==> job 2549: inputs <==
## sorting_system
module sorting_system(
    input wire clk,              
    input wire rst_n,            
    input wire btn_manual_1,     
    input wire btn_manual_2,     
    input wire sensor_out,
    output wire s0, s1,
    output wire s2, s3,
    output wire led_r, led_g, led_b,
    input wire ir_sensor,        
    output wire servo_pwm_1,     
    output wire servo_pwm_2,     
    output wire led_ir_status    
);
make LEC_CHECK=0 ABC_AREA=1 CAP_MARGIN=0 CORE_MARGIN=2 CORE_UTILIZATION=72 CTS_CLUSTER_DIAMETER=394 SLEW_MARGIN=20 finish   # period 2.81 ns
run.sh (not shown) runs the stock make flow with config.mk's settings and CLKGATE_MAP_FILE=.
==> job 7611 (differences from job 2549) <==
- CAP_MARGIN: 0 -> 20
- CORE_ASPECT_RATIO: unset -> 0.92
- CTS_CLUSTER_DIAMETER: 394 -> unset
- GPL_ROUTABILITY_DRIVEN: unset -> 0
- HOLD_SLACK_MARGIN: unset -> 0.3
- SETUP_SLACK_MARGIN: unset -> 0.21
==> flow/constraint.sdc (replaced) <==
create_clock -name core_clock -period 2.46 [get_ports {clk}]
set_input_delay 0.4920 -clock core_clock [delete_from_list [all_inputs] [get_ports {clk}]]
set_output_delay 0.4920 -clock core_clock [all_outputs]
set_load 0.01 [all_outputs]
==> job 6840 (differences from job 2549) <==
- ABC_AREA: 1 -> unset
- CAP_MARGIN: 0 -> 20
- CORE_UTILIZATION: 72 -> 40
- CTS_CLUSTER_DIAMETER: 394 -> unset
==> flow/constraint.sdc (replaced) <==
create_clock -name core_clock -period 3.22 [get_ports {clk}]
set_input_delay 0.6440 -clock core_clock [delete_from_list [all_inputs] [get_ports {clk}]]
set_output_delay 0.6440 -clock core_clock [all_outputs]
set_load 0.01 [all_outputs]
==> results.ini <==
[cells_and_area]
final_util_pct=88.7
buf_share_pct=8.08
sh_comb_area_pct=50.0

[floorplan]
core_sq_um=30100

[outcome]
violations=negative setup slack
outcome=complete, but fails checks

[timing]
max_freq_mhz=319
finalSetupViolCount=5
fin_ws_ns=-0.673

[min_path]
min_path_cells=3

The numbers above come from job 7611.

==> results.ini <==
[outcome]
outcome=complete, but fails checks
violations=negative setup slack

[min_path]
min_path_cells=2

[cells_and_area]
final_util_pct=84.9

[floorplan]
core_sq_um=29800

[timing]
fin_ws_ns=-0.259
finalSetupViolCount=5
max_freq_mhz=326

The numbers above come from job 2549.

==> results.ini <==
[outcome]
outcome=complete, but fails checks
violations=negative setup slack

[cells_and_area]
sh_comb_area_pct=49.4
buf_share_pct=9.38

[floorplan]
core_sq_um=52600

[timing]
finalSetupViolCount=5
fin_ws_ns=-1.03

[min_path]
min_path_cells=2

The numbers above come from job 6840.



==> inputs of 10-08 <==
==> flow/design.v <==
`timescale 1ns / 1ps
module sorting_system(
    input wire clk,              
    input wire rst_n,            
    input wire btn_manual_1,     
    input wire btn_manual_2,     
    input wire sensor_out,
    output wire s0, s1,
    output wire s2, s3,
    output wire led_r, led_g, led_b,
    input wire ir_sensor,        
    output wire servo_pwm_1,     
    output wire servo_pwm_2,     
    output wire led_ir_status    
);
    wire [1:0] detected_color;  
    tcs3200_core_v3 #(
        .SAMPLE_TIME(2500)
    ) color_sensor_inst (
        .clk(clk), .rst_n(rst_n),
        .sensor_out(sensor_out),
        .s0(s0), .s1(s1), .s2(s2), .s3(s3),
        .color_id(detected_color),
        .led_r(led_r), .led_g(led_g), .led_b(led_b)
    );
    reg ir_s1, ir_s2;
    wire ir_edge;
    always @(posedge clk) begin
        if (rst_n) begin
            ir_s1 <= 1'b1;
            ir_s2 <= 1'b1;
        end else begin
            ir_s1 <= ir_sensor;
            ir_s2 <= ir_s1;
        end
    end
    assign ir_edge = (ir_s2 == 1'b1 && ir_s1 == 1'b0);
    assign led_ir_status = ~ir_s2;  
    reg trig_1, trig_2;
    always @(posedge clk) begin
        if (rst_n) begin
            trig_1 <= 0;
            trig_2 <= 0;
        end else begin
            trig_1 <= 0;
            trig_2 <= 0;
            if (ir_edge) begin
                if (detected_color == 2'd1) trig_1 <= 1;
                else if (detected_color == 2'd2) trig_2 <= 1;
            end
        end
    end
    servo_core #(
        .START_DELAY(26250),
        .HOLD_TIME(30000)
    ) servo_1_inst (
        .clk(clk), .rst_n(rst_n),
        .activate(trig_1 | btn_manual_1),
        .pwm_out(servo_pwm_1)
    );
    servo_core #(
        .START_DELAY(50000),
        .HOLD_TIME(30000)
    ) servo_2_inst (
        .clk(clk), .rst_n(rst_n),
        .activate(trig_2 | btn_manual_2),
        .pwm_out(servo_pwm_2)
    );
endmodule
module tcs3200_core_v3(
    input clk, rst_n, sensor_out,
    output wire s0, s1,
    output reg s2, s3,
    output reg [1:0] color_id,
    output reg led_r, led_g, led_b
);
    assign s0 = 1; assign s1 = 1;  
    parameter SAMPLE_TIME = 12500000;  
    localparam RED=0, BLUE=1, GREEN=2;
    reg [1:0] state;
    reg [31:0] timer, counter;
    reg [31:0] r_val, g_val, b_val;
    reg s_in_d, s_in_d2;
    wire s_edge = s_in_d & ~s_in_d2;
    always @(posedge clk) begin
        if (rst_n) begin s_in_d <= 1'b0; s_in_d2 <= 1'b0; end
        else begin s_in_d <= sensor_out; s_in_d2 <= s_in_d; end
    end
    always @(posedge clk) begin
        if (rst_n) begin
            state <= RED; timer <= 0; counter <= 0; s2 <= 0; s3 <= 0;
            r_val <= 0; g_val <= 0; b_val <= 0;
            color_id <= 0; led_r<=0; led_g<=0; led_b<=0;
        end else begin
            if (timer < SAMPLE_TIME) begin
                timer <= timer + 1;
                if (s_edge) counter <= counter + 1;
            end else begin
                timer <= 0; counter <= 0;
                case(state)
                    RED: begin r_val <= counter; state <= BLUE; s2<=0; s3<=1; end
                    BLUE: begin b_val <= counter; state <= GREEN; s2<=1; s3<=1; end
                    GREEN: begin
                        g_val <= counter; state <= RED; s2<=0; s3<=0;
                        if ((r_val + g_val + b_val) > 1000) begin
                            if(r_val > g_val && r_val > b_val) begin
                                color_id <= 1; led_r<=1; led_g<=0; led_b<=0;
                            end else if(g_val > r_val && g_val > b_val) begin
                                color_id <= 2; led_r<=0; led_g<=1; led_b<=0;
                            end else if(b_val > r_val && b_val > g_val) begin
                                color_id <= 3; led_r<=0; led_g<=0; led_b<=1;
                            end
                        end else begin
                             led_r<=0; led_g<=0; led_b<=0;
                        end
                    end
                    default: begin state <= RED; s2<=0; s3<=0; end
                endcase
            end
        end
    end
endmodule
module servo_core #(
    parameter START_DELAY = 0,       
    parameter HOLD_TIME = 125000000  
)(
    input clk, rst_n, activate,
    output reg pwm_out
);
    parameter PWM_TOP = 2500;        
    parameter MIN_PULSE = 62;        
    parameter TARGET_PULSE = 146;    
    parameter STEP = 1;              
    reg [31:0] cnt;
    reg [31:0] duty;
    localparam IDLE=0, WAIT_DELAY=1, MOVE=2, HOLD=3, RETURN=4;
    reg [2:0] state;
    reg [31:0] general_timer;  
    always @(posedge clk) begin
        if (rst_n) begin
            state <= IDLE; duty <= MIN_PULSE; general_timer <= 0;
            cnt <= 0; pwm_out <= 0;
        end else begin
            if (cnt < PWM_TOP) cnt <= cnt + 1; else cnt <= 0;
            pwm_out <= (cnt < duty) ? 1 : 0;
            case(state)
                IDLE: begin
                    duty <= MIN_PULSE;
                    general_timer <= 0;
                    if (activate) begin
                        if (START_DELAY > 0) state <= WAIT_DELAY;
                        else state <= MOVE;
                    end
                end
                WAIT_DELAY: begin
                    if (general_timer < START_DELAY) begin
                        general_timer <= general_timer + 1;
                    end else begin
                        general_timer <= 0;
                        state <= MOVE;
                    end
                end
                MOVE: begin
                    if (duty < TARGET_PULSE) duty <= duty + STEP;
                    else begin
                        duty <= TARGET_PULSE;
                        general_timer <= 0;
                        state <= HOLD;
                    end
                end
                HOLD: begin
                    if (general_timer < HOLD_TIME) general_timer <= general_timer + 1;
                    else state <= RETURN;
                end
                RETURN: begin
                    if (duty > MIN_PULSE) duty <= duty - STEP;
                    else state <= IDLE;
                end
                default: state <= IDLE;
            endcase
        end
    end
endmodule
==> flow/run.sh <==
#!/bin/bash
# the make line also repeats each setting of config.mk as NAME=value (left out here)
make -C /OpenROAD-flow-scripts/flow DESIGN_CONFIG=/design/flow/config.mk WORK_HOME=/design/flow/orfs CLKGATE_MAP_FILE= finish
==> flow/config.mk <==
export PLATFORM = sky130hd
export DESIGN_NAME = sorting_system
export DESIGN_NICKNAME = sorting_system
export VERILOG_FILES = /design/flow/design.v
export SDC_FILE = /design/flow/constraint.sdc
export NUM_CORES = 4
export LEC_CHECK = 0
export CAP_MARGIN = 5
export CELL_PAD_IN_SITES_GLOBAL_PLACEMENT = 2
export CORE_ASPECT_RATIO = 1.62
export CORE_MARGIN = 2
export CORE_UTILIZATION = 40
export CTS_CLUSTER_SIZE = 54
export HOLD_SLACK_MARGIN = -0.02
export SLEW_MARGIN = 20
==> flow/constraint.sdc <==
create_clock -name core_clock -period 8.0 [get_ports {clk}]
set_input_delay 1.6000 -clock core_clock [delete_from_list [all_inputs] [get_ports {clk}]]
set_output_delay 1.6000 -clock core_clock [all_outputs]
set_load 0.01 [all_outputs]
==> 10-03: changes against 10-08 <==
==> flow/config.mk (replaced) <==
export PLATFORM = sky130hd
export DESIGN_NAME = sorting_system
export DESIGN_NICKNAME = sorting_system
export VERILOG_FILES = /design/flow/design.v
export SDC_FILE = /design/flow/constraint.sdc
export NUM_CORES = 4
export LEC_CHECK = 0
export CAP_MARGIN = 20
export CORE_MARGIN = 2
export CORE_UTILIZATION = 70
export SLEW_MARGIN = 20
==> flow/constraint.sdc (replaced) <==
create_clock -name core_clock -period 3.73 [get_ports {clk}]
set_input_delay 0.7460 -clock core_clock [delete_from_list [all_inputs] [get_ports {clk}]]
set_output_delay 0.7460 -clock core_clock [all_outputs]
set_load 0.01 [all_outputs]
==> summary of the runs <==
- 10-03 produced a layout that fails on setup timing. 10-08 produced a clean layout.
- Of 10-08 and 10-03, 10-08 has the higher sequential share of layout area (gap 1.4 points).
- Hold slack: 10-08 is lower than 10-03 (0.0052 ns).
- Of 10-03 and 10-08, 10-03 has the higher sequential power (gap 110%, measured against 10-08).
- Critical path depth is the same in 10-08 and 10-03.
- Global-route usage: 10-08 is lower than 10-03 (14 points).
- Between 10-03 and 10-08, the lower clock-buffer cell count is in 10-03 (gap 1).
- Of 10-08 and 10-03, 10-03 has the higher clock power (gap about 50%, measured against 10-03).


==> inputs of run a <==
RTL: the design.v shown in full above, as it stands there.
Settings: LEC_CHECK=0, ABC_AREA=1, CAP_MARGIN=20, CORE_MARGIN=2, CORE_UTILIZATION=72, CTS_CLUSTER_DIAMETER=313, GPL_ROUTABILITY_DRIVEN=0, HOLD_SLACK_MARGIN=0.29, PLACE_DENSITY_LB_ADDON=0.01, SLEW_MARGIN=20; clock period 2.65 ns.
==> run b (differences from run a) <==
--- a/flow/config.mk
+++ b/flow/config.mk
@@ -9,8 +9,7 @@
 export CAP_MARGIN = 20
 export CORE_MARGIN = 2
 export CORE_UTILIZATION = 72
-export CTS_CLUSTER_DIAMETER = 313
-export GPL_ROUTABILITY_DRIVEN = 0
-export HOLD_SLACK_MARGIN = 0.29
+export CTS_CLUSTER_DIAMETER = 249
+export CTS_CLUSTER_SIZE = 15
 export PLACE_DENSITY_LB_ADDON = 0.01
 export SLEW_MARGIN = 20
==> flow/constraint.sdc (replaced) <==
create_clock -name core_clock -period 5.26 [get_ports {clk}]
set_input_delay 1.0520 -clock core_clock [delete_from_list [all_inputs] [get_ports {clk}]]
set_output_delay 1.0520 -clock core_clock [all_outputs]
set_load 0.01 [all_outputs]
==> run c (differences from run a) <==
==> flow/config.mk (replaced) <==
export PLATFORM = sky130hd
export DESIGN_NAME = sorting_system
export DESIGN_NICKNAME = sorting_system
export VERILOG_FILES = /design/flow/design.v
export SDC_FILE = /design/flow/constraint.sdc
export NUM_CORES = 4
export LEC_CHECK = 0
export CAP_MARGIN = 20
export CORE_MARGIN = 2
export CORE_UTILIZATION = 71
export SLEW_MARGIN = 20
==> flow/constraint.sdc (replaced) <==
create_clock -name core_clock -period 4.33 [get_ports {clk}]
set_input_delay 0.8660 -clock core_clock [delete_from_list [all_inputs] [get_ports {clk}]]
set_output_delay 0.8660 -clock core_clock [all_outputs]
set_load 0.01 [all_outputs]
==> run d (differences from run a) <==
==> flow/config.mk (replaced) <==
export PLATFORM = sky130hd
export DESIGN_NAME = sorting_system
export DESIGN_NICKNAME = sorting_system
export VERILOG_FILES = /design/flow/design.v
export SDC_FILE = /design/flow/constraint.sdc
export NUM_CORES = 4
export LEC_CHECK = 0
export CAP_MARGIN = 20
export CORE_MARGIN = 2
export CORE_UTILIZATION = 40
export SLEW_MARGIN = 20
==> flow/constraint.sdc (replaced) <==
create_clock -name core_clock -period 4.43 [get_ports {clk}]
set_input_delay 0.8860 -clock core_clock [delete_from_list [all_inputs] [get_ports {clk}]]
set_output_delay 0.8860 -clock core_clock [all_outputs]
set_load 0.01 [all_outputs]
==> comparison table <==
Worst-skew pair later-pin latency: run a 0.56 ns; run d 0.58 ns; run b 0.58 ns; run c 0.55 ns
Unrepaired setup endpoints after global routing: run a yes; run d no; run b no; run c no
Parity-gate share of the synthesized area counting xor and xnor cells: run a 1.28%; run d 3.91%; run b 1.28%; run c 3.91%
Total of plain and repair buffers excluding clock buffers: run a 217; run d 31; run b 22; run c 36
GR Layer Usage met2: run a 65.0%; run d 31.1%; run b 61.4%; run c 56.9%
Hold Crit Endpoint: run a servo_2_inst.general_timer[17]; run d servo_1_inst.general_timer[24]; run b servo_2_inst.general_timer[17]; run c servo_1_inst.general_timer[24]
Status: run a failed layout checks; run d no timing/DRC/antenna violations; run b no timing/DRC/antenna violations; run c no timing/DRC/antenna violations
Layout check failures: run a setup timing; run d -; run b -; run c -
Wire length per cell after detailed routing: run a 17.1 microns; run d 15.9 microns; run b 15.7 microns; run c 17.0 microns
Core outline area: run a 0.0298 sq mm; run d 0.0526 sq mm; run b 0.0298 sq mm; run c 0.0296 sq mm
Overall routing resource usage: run a 38.3%; run d 18.8%; run b 34.1%; run c 32.7%
Endpoint of the most critical setup path: run a color_sensor_inst.color_id[2]; run d color_sensor_inst.led_g; run b color_sensor_inst.led_r; run c color_sensor_inst.color_id[2]
Aoi share: run a 16.0%; run d 18.2%; run b 16.0%; run c 18.2%
Detail Route met3 WL: run a 5810 microns; run d 2260 microns; run b 3370 microns; run c 2660 microns
Max power group: run a sequential cells; run d the clock network; run b sequential cells; run c the clock network
Clock group power: run a 5870 uW; run d 3740 uW; run b 1970 uW; run c 3640 uW


==> 10-04 <==
// sorting_system: RTL as listed in full above, without the edits since
export LEC_CHECK = 0
export ABC_AREA = 0
export CAP_MARGIN = 20
export CORE_ASPECT_RATIO = 0.92
export CORE_MARGIN = 2
export CORE_UTILIZATION = 64
export GPL_TIMING_DRIVEN = 0
export HOLD_SLACK_MARGIN = -0.03
export PLACE_DENSITY_LB_ADDON = 0.3
export SLEW_MARGIN = 20
create_clock -name core_clock -period 3.09 [get_ports {clk}]
==> 06-15 (differences from 10-04) <==
ABC_AREA = default   (was 0)
CORE_ASPECT_RATIO = default   (was 0.92)
CORE_UTILIZATION = 40   (was 64)
GPL_TIMING_DRIVEN = default   (was 0)
HOLD_SLACK_MARGIN = default   (was -0.03)
PLACE_DENSITY_LB_ADDON = default   (was 0.3)
==> flow/constraint.sdc (replaced) <==
create_clock -name core_clock -period 8.0 [get_ports {clk}]
set_input_delay 1.6000 -clock core_clock [delete_from_list [all_inputs] [get_ports {clk}]]
set_output_delay 1.6000 -clock core_clock [all_outputs]
set_load 0.01 [all_outputs]
==> 03-25 (differences from 10-04) <==
ABC_AREA = 1   (was 0)
CAP_MARGIN = 0   (was 20)
CORE_ASPECT_RATIO = default   (was 0.92)
CORE_UTILIZATION = 72   (was 64)
CTS_CLUSTER_DIAMETER = 394   (was default)
GPL_TIMING_DRIVEN = default   (was 0)
HOLD_SLACK_MARGIN = 0.3   (was -0.03)
PLACE_DENSITY_LB_ADDON = default   (was 0.3)
==> flow/constraint.sdc (replaced) <==
create_clock -name core_clock -period 2.61 [get_ports {clk}]
set_input_delay 0.5220 -clock core_clock [delete_from_list [all_inputs] [get_ports {clk}]]
set_output_delay 0.5220 -clock core_clock [all_outputs]
set_load 0.01 [all_outputs]
==> notes.md <==
Figures from the implementation reports.

- The run finished, with violations left.
- A clean result was blocked by setup timing.
- Of the total synthesized cell area, the portion taken by XOR and XNOR cells is 0.01282.
- The setup violation total in the final timing report is 6.
- The final wirelength is 68.36 mm.
- The setup slack after layout reads -0.5438 ns.
- In this run the power density over the cells is 528.7 nW/um2.
[end of results for 03-25]
==> notes.md <==
Figures from the implementation reports.

- The checks that failed: setup timing.
- The setup slack after layout is -1.309 ns.
- Per the summary, power density relative to cell area is 428.0 nW/um2.
- Of the total synthesized cell area, the portion taken by XOR and XNOR cells is 0.03911.
- The sort of element at the end of the critical path reads a flop.
- The final wirelength is 56.81 mm.
- The run finished, with violations left.
- The setup violation total in the final timing report reads 5.
[end of results for 10-04]
==> notes.md <==
Figures from the implementation reports.

- The number of buffers inserted by hold repair at cts reads 0.
- Counting every sink on the clock net gives 380.
- The number of buffer and inverter instances along the worst setup path reads 0.
- The setup violation total in the final timing report reads 0.
- The TritonCTS clock tree is yes.
- The run finished with no timing, DRC or antenna violations.
- The chip area is 55,050 um2.
- The setup slack after layout is 3.622 ns.
- For this design the ratio of total power to cell area is 173.5 nW/um2.
- The analysis reports a worst IR drop on VDD of 200.0 uV.
- The cell-mix breakdown from Yosys lists the XOR/XNOR area share as 0.03911.
- Summing internal, switching and leakage power gives 4095 uW.
[end of results for 06-15]
No activity file was given, so power comes from the tool's default toggle rates.
